## job 1687
// MBF
module MBF(CLK, RESET, IN_VALID, IN_DATA, X_DATA, Y_DATA, OUT_VALID);
Size: roughly 3300 cells after synthesis, ~490 flip-flops, about 43 I/O pins, about 0.038 mm^2 of cells after synthesis.
Settings: LEC_CHECK=0, ABC_AREA=0, CAP_MARGIN=20, CELL_PAD_IN_SITES_DETAIL_PLACEMENT=0, CORE_ASPECT_RATIO=0.69, CORE_MARGIN=2, CORE_UTILIZATION=35, CTS_CLUSTER_SIZE=87, GPL_ROUTABILITY_DRIVEN=0, GPL_TIMING_DRIVEN=1, MAX_ROUTING_LAYER=met4, MIN_ROUTING_LAYER=met2, SLEW_MARGIN=20; clock period 9.2 ns.
run.sh (not shown) runs the stock make flow with config.mk's settings and CLKGATE_MAP_FILE=.
Job 1687 completed end to end with timing, DRC and antenna clean.
What job 3939 does differently from job 1687 at the input level:
- CTS_CLUSTER_SIZE now 78, was 87
- MIN_ROUTING_LAYER no longer set, was met2
- CORE_UTILIZATION now 72, was 35
- MAX_ROUTING_LAYER no longer set, was met4
- GPL_TIMING_DRIVEN no longer set, was 1
- ABC_AREA now 1, was 0
- CORE_ASPECT_RATIO no longer set, was 0.69
- GPL_ROUTABILITY_DRIVEN no longer set, was 0
- CELL_PAD_IN_SITES_DETAIL_PLACEMENT no longer set, was 0
- the clock period (ns, I/O delays scaled along) now 3.97, was 9.2
Findings:
[compare] base=job 1687 new=job 3939: cell area saw an increase; wire length of the first global-routing pass +26 mm; die size fell 49%; clock buffer instance count of the final layout has decreased. A start point of the critical path of y_h[8][17] is what job 3939 shows, while s[5][3] belongs to job 1687. The final report for job 3939 shows a completed flow and a layout that fails verification, specifically setup timing. Taking job 1687 as the reference, in job 3939 core area dropped 50%, setup slack now sits lower, cell resize tally after clock tree synthesis +229. Routed wire length on job 3939 is behind job 1687.
diff inputs: job 3939 => job 4939
- CTS_CLUSTER_SIZE no longer set, was 78
- CAP_MARGIN now 5, was 20
- CTS_CLUSTER_DIAMETER now 224, previously not set
- CORE_UTILIZATION now 58, was 72
- MAX_ROUTING_LAYER now met4, previously not set
- TNS_END_PERCENT now 35, previously not set
Notes after the runs:
Status job 4939: flow complete, layout not clean - setup timing. Reported for job 3939 and job 4939, chip area estimate from yosys synthesis turned out identical to the last digit. Taking job 3939 as the reference, in job 4939 height of the die higher; routed wire length decreased about 8%; end-of-flow core utilization went down by 17 points. Going from job 3939 to job 4939, final area grew slightly. [job 4939 vs job 3939] setup slack after layout: higher in job 4939. Timing startpoint of the critical path: y_h[11][29] -> job 4939, y_h[8][17] -> job 3939. The highest clock frequency the design can meet reported for job 4939 is greater than that of job 3939 by 3.9%. Across both runs, number of setup buffers added after CTS was lower for job 4939 than for job 3939.

* * *

Starting RTL as in the previous note.
## MBF
module MBF(CLK, RESET, IN_VALID, IN_DATA, X_DATA, Y_DATA, OUT_VALID);
input   CLK;
input   RESET;
input   IN_VALID;
input       [12:0]  IN_DATA;
output  reg [12:0]  X_DATA;
output  reg [12:0]  Y_DATA;
output  reg         OUT_VALID;
reg [5:0] data_cnt;
reg [12:0] s[0:10];
reg [12:0] in_data;
reg [33:0] y_h[0:11];
reg [33:0] y_l[0:11];
wire [17:0] H0, H1, H2, H3, H4, H5, H6, H7, H8, H9, H10, H11;
wire [17:0] L0, L1, L2, L3, L4, L5, L6, L7, L8, L9, L10, L11;
assign H0 = 18'd110592;
assign H1 = 18'd77824;
assign H2 = 18'd20480;
assign H3 = 18'd36864;
assign H4 = 18'd86016;
assign H5 = 18'd69632;
assign H6 = 18'd65536;
assign H7 = 18'd77824;
assign H8 = 18'd45056;
assign H9 = 18'd49152;
assign H10 = 18'd65536;
assign H11 = 18'd126976;
assign L0 = 18'd57344;
assign L1 = 18'd16384;
assign L2 = 18'd12288;
assign L3 = 18'd4096;
assign L4 = 18'd65536;
assign L5 = 18'd57344;
assign L6 = 18'd114688;
assign L7 = 18'd65536;
assign L8 = 18'd126976;
assign L9 = 18'd114688;
assign L10 = 18'd126976;
assign L11 = 18'd69632;
always@(posedge RESET or posedge CLK)
begin
    if (RESET) begin
        in_data <= 13'b0;
        s[0] <= 13'b0;
		s[1] <= 13'b0;
		s[2] <= 13'b0;
		s[3] <= 13'b0;
		s[4] <= 13'b0;
		s[5] <= 13'b0;	
		s[6] <= 13'b0;
		s[7] <= 13'b0;
		s[8] <= 13'b0;
		s[9] <= 13'b0;
		s[10] <= 13'b0;
 		y_h[0] <= 34'b0;
		y_h[1] <= 34'b0;
		y_h[2] <= 34'b0;
		y_h[3] <= 34'b0;
		y_h[4] <= 34'b0;
		y_h[5] <= 34'b0;	
		y_h[6] <= 34'b0;
		y_h[7] <= 34'b0;
		y_h[8] <= 34'b0;
		y_h[9] <= 34'b0;
		y_h[10] <= 34'b0;
		y_h[11] <= 34'b0;
		y_l[0] <= 34'b0;
		y_l[1] <= 34'b0;
		y_l[2] <= 34'b0;
		y_l[3] <= 34'b0;
		y_l[4] <= 34'b0;
		y_l[5] <= 34'b0;	
		y_l[6] <= 34'b0;
		y_l[7] <= 34'b0;
		y_l[8] <= 34'b0;
		y_l[9] <= 34'b0;
		y_l[10] <= 34'b0;
		y_l[11] <= 34'b0;
    end else begin
        in_data <= (IN_VALID) ? IN_DATA : 13'b0;
		s[0] <= in_data;
		s[1] <= s[0];
		s[2] <= s[1];
		s[3] <= s[2];
		s[4] <= s[3];
		s[5] <= s[4];
		s[6] <= s[5];
		s[7] <= s[6];
		s[8] <= s[7];
		s[9] <= s[8];
		s[10] <= s[9];
		y_h[0] <= H0 * in_data;
		y_h[1] <= H1 * s[0];
        y_h[2] <= H2 * s[1];
        y_h[3] <= H3 * s[2];
        y_h[4] <= H4 * s[3];
        y_h[5] <= H5 * s[4];
        y_h[6] <= H6 * s[5];
        y_h[7] <= H7 * s[6];
        y_h[8] <= H8 * s[7];
        y_h[9] <= H9 * s[8];
        y_h[10] <= H10 * s[9];
  ...
Settings: LEC_CHECK=0, ABC_AREA=1, CAP_MARGIN=20, CELL_PAD_IN_SITES_DETAIL_PLACEMENT=0, CORE_ASPECT_RATIO=0.87, CORE_MARGIN=2, CORE_UTILIZATION=72, CTS_CLUSTER_SIZE=72, PLACE_DENSITY=0.4, SETUP_SLACK_MARGIN=1.19, SLEW_MARGIN=20; clock period 5.16 ns.
The baseline produced a clean layout.
Change:
ABC_AREA = default   (was 1)
CELL_PAD_IN_SITES_DETAIL_PLACEMENT = default   (was 0)
CORE_ASPECT_RATIO = default   (was 0.87)
CORE_UTILIZATION = 68   (was 72)
CTS_CLUSTER_SIZE = default   (was 72)
PLACE_DENSITY = default   (was 0.4)
SETUP_SLACK_MARGIN = default   (was 1.19)
clock period = 5.68 ns   (was 5.16 ns; I/O delays follow)
=> Now the flow completed, yet does not pass: negative setup slack; non-clock buffer count is higher by 18; synthesized cell count shrinks by about 12%; routed wire length decreases by about 20%; final cell count falls by 8.8%; worst setup slack got worse by 0.45 ns; via count decreases by 17%.
Change:
CORE_UTILIZATION = 67   (was 68)
clock period = 6.72 ns   (was 5.68 ns; I/O delays follow)
Result: This time the run completed without violations; sequential share of layout area is higher by 1.2 points; final area is lower by 3.9%; area after synthesis does not change; via count is lower by 2.2%; worst hold slack stays flat; clock-buffer cell count is higher by 4.
Change:
ABC_AREA = 1   (was default)
CORE_UTILIZATION = 70   (was 67)
CTS_CLUSTER_SIZE = 71   (was default)
clock period = 3.89 ns   (was 6.72 ns; I/O delays follow)
Effect:
- With this change the flow completed, yet does not pass: negative setup slack
- register-to-register slack got worse by 1.5 ns
- via count rises by 24%
- synthesized area grows by 3.3%
- hold slack barely changes
- clock-buffer cell count falls by 6
